==> run a: inputs <==
==> flow/design.v <==
module ALU(
    clk,
    rst_n,
    valid,
    ready,
    mode,
    in_A,
    in_B,
    out
);
    input         clk, rst_n;
    input         valid;
    input  [1:0]  mode;  
    output        ready;
    input  [31:0] in_A, in_B;
    output [63:0] out;
    parameter IDLE = 3'd0;
    parameter MUL  = 3'd1;
    parameter DIV  = 3'd2;
    parameter AND = 3'd3;
    parameter OR = 3'd4;
    parameter OUT  = 3'd5;
    reg  [ 2:0] state, state_nxt;
    reg  [ 4:0] counter, counter_nxt;
    reg  [63:0] shreg, shreg_nxt;
    reg  [31:0] alu_in, alu_in_nxt;
    reg  [32:0] alu_out;
    reg         ready;
    assign out = shreg;
    always @(*) begin
        if(state==OUT) ready = 1;
        else ready = 0;
    end
    always @(*) begin
        case(state)
            IDLE: begin
                if(!valid)                state_nxt = IDLE;
                else if(valid && mode==0) state_nxt = MUL;
                else if(valid && mode==1) state_nxt = DIV;
                else if(valid && mode==2) state_nxt = AND;
                else                      state_nxt = OR;
            end
            MUL : state_nxt = (counter==31) ? OUT : MUL;
            DIV : state_nxt = (counter==31) ? OUT : DIV;
            AND : state_nxt = OUT;
            OR  : state_nxt = OUT;
            OUT : state_nxt = IDLE;
            default : state_nxt = IDLE;
        endcase
    end
    always @(*) begin
        if(state==MUL && counter<31) begin
            counter_nxt = counter + 1;
        end
        else if(state==DIV && counter<31) begin
            counter_nxt = counter + 1;
        end
        else begin
            counter_nxt = 0;
        end
    end
    always @(*) begin
        case(state)
            IDLE: begin
                if (valid) begin
                    alu_in_nxt = in_B;
                end
                else begin
                    alu_in_nxt = 0;
                end
            end
            OUT : begin
                alu_in_nxt = 0;
            end
            default: begin
                alu_in_nxt = alu_in;
            end
        endcase
    end
    always @(*) begin
        case(state)
            IDLE: alu_out = 0;
            MUL : begin
                if(shreg[0]==1)
                    alu_out = alu_in + shreg[63:32];
                else
                    alu_out = shreg[63:32];
            end
            DIV : begin
                if(shreg[62:31]>=alu_in) begin
                    alu_out = shreg[62:31] - alu_in;
                end
                else begin 
                    alu_out = shreg[62:31];
                end
            end
            AND : alu_out = shreg[31:0] & alu_in;
            OR  : alu_out = shreg[31:0] | alu_in;
            OUT : alu_out = 0;
            default : alu_out = 0;
        endcase
    end
    always @(*) begin
        case(state)
            IDLE: begin
                if (valid) begin
                    shreg_nxt[31:0] = in_A;
                    shreg_nxt[63:32] = 32'b0;
                end
                else begin
                    shreg_nxt[31:0] = 0;
                    shreg_nxt[63:32] = 32'b0;
                end
            end
            MUL : begin
                shreg_nxt = {alu_out, shreg[31:1]};
            end
            DIV : begin
                shreg_nxt = {alu_out[31:0], shreg[30:0], (shreg[62:31]>=alu_in)};
            end
            AND : shreg_nxt = {31'b0, alu_out};
            OR  : shreg_nxt = {31'b0, alu_out};
            OUT :  
            shreg_nxt = shreg;
            default :  
            shreg_nxt = shreg;
        endcase
    end
    always @(posedge clk or negedge rst_n) begin
        if (!rst_n) begin
            state <= IDLE;
            counter <= 0;
            shreg <= 0;
            alu_in <= 0;
        end
        else begin
            state <= state_nxt;
            counter <= counter_nxt;
            shreg <= shreg_nxt;
            alu_in <= alu_in_nxt;
        end
    end
endmodule
==> flow/run.sh <==
#!/bin/bash
# the make line also repeats each setting of config.mk as NAME=value (left out here)
make -C /OpenROAD-flow-scripts/flow DESIGN_CONFIG=/design/flow/config.mk WORK_HOME=/design/flow/orfs CLKGATE_MAP_FILE= finish
==> flow/config.mk <==
export PLATFORM = sky130hd
export DESIGN_NAME = ALU
export DESIGN_NICKNAME = ALU
export VERILOG_FILES = /design/flow/design.v
export SDC_FILE = /design/flow/constraint.sdc
export NUM_CORES = 4
export LEC_CHECK = 0
export ABC_AREA = 1
export CAP_MARGIN = 20
export CORE_ASPECT_RATIO = 0.5
export CORE_MARGIN = 2
export CORE_UTILIZATION = 72
export CTS_CLUSTER_DIAMETER = 377
export CTS_CLUSTER_SIZE = 98
export PLACE_DENSITY = 0.39
export SETUP_SLACK_MARGIN = -0.34
export SLEW_MARGIN = 20
export TNS_END_PERCENT = 10
==> flow/constraint.sdc <==
create_clock -name core_clock -period 5.05 [get_ports {clk}]
set_input_delay 1.0100 -clock core_clock [delete_from_list [all_inputs] [get_ports {clk}]]
set_output_delay 1.0100 -clock core_clock [all_outputs]
set_load 0.01 [all_outputs]
==> inputs of run b, as changes to run a <==
ABC_AREA = unset   (was 1)
CORE_ASPECT_RATIO = unset   (was 0.5)
CORE_UTILIZATION = 69   (was 72)
CTS_CLUSTER_DIAMETER = 32   (was 377)
CTS_CLUSTER_SIZE = 23   (was 98)
PLACE_DENSITY = unset   (was 0.39)
SETUP_SLACK_MARGIN = 0.6   (was -0.34)
TNS_END_PERCENT = unset   (was 10)
==> flow/constraint.sdc (replaced) <==
create_clock -name core_clock -period 3.48 [get_ports {clk}]
set_input_delay 0.6960 -clock core_clock [delete_from_list [all_inputs] [get_ports {clk}]]
set_output_delay 0.6960 -clock core_clock [all_outputs]
set_load 0.01 [all_outputs]
==> inputs of run c, as changes to run a <==
CORE_ASPECT_RATIO = unset   (was 0.5)
==> qor summary <==
| metric | run b | run a | run c |
|---|---|---|---|
| Flop count | - | 107 | 107 |
| Maximum Capacitance Violations | - | 0 | 0 |
| Outcome | did not finish | timing/DRC/antenna clean | timing/DRC/antenna clean |
| Last stage reached | clock tree synthesis | - | - |
| Number of instances in the placed design | 1,605 | 2,114 | 2,118 |
| Maximum fanout encountered on the critical timing path | - | 6 | 51 |
| Combinational power | - | 6.68 mW | 6.48 mW |
| Clock H-tree levels | - | 3 | 3 |
| Yosys stat area | 9951 um^2 | 11,360 um^2 | 11,360 um^2 |
| CTS tree | - | done | done |
| Sequential-cell power consumption | - | 1.71 mW | 1.81 mW |
| Number of diodes | - | 0 | 0 |
| Total Power Consumption | - | 9.128 mW | 9.171 mW |
| XOR-XNOR Cells, Area Fraction | 4.313% | 2.082% | 2.082% |
| Class of the most critical hold timing path | - | flop to flop | flop to flop |
| Top cell area share | 26.66% | 23.35% | 23.35% |
| DR WL met3 | - | 8605 um | 8571 um |
Power figures rest on the tool's default switching activity, not on a simulated workload.
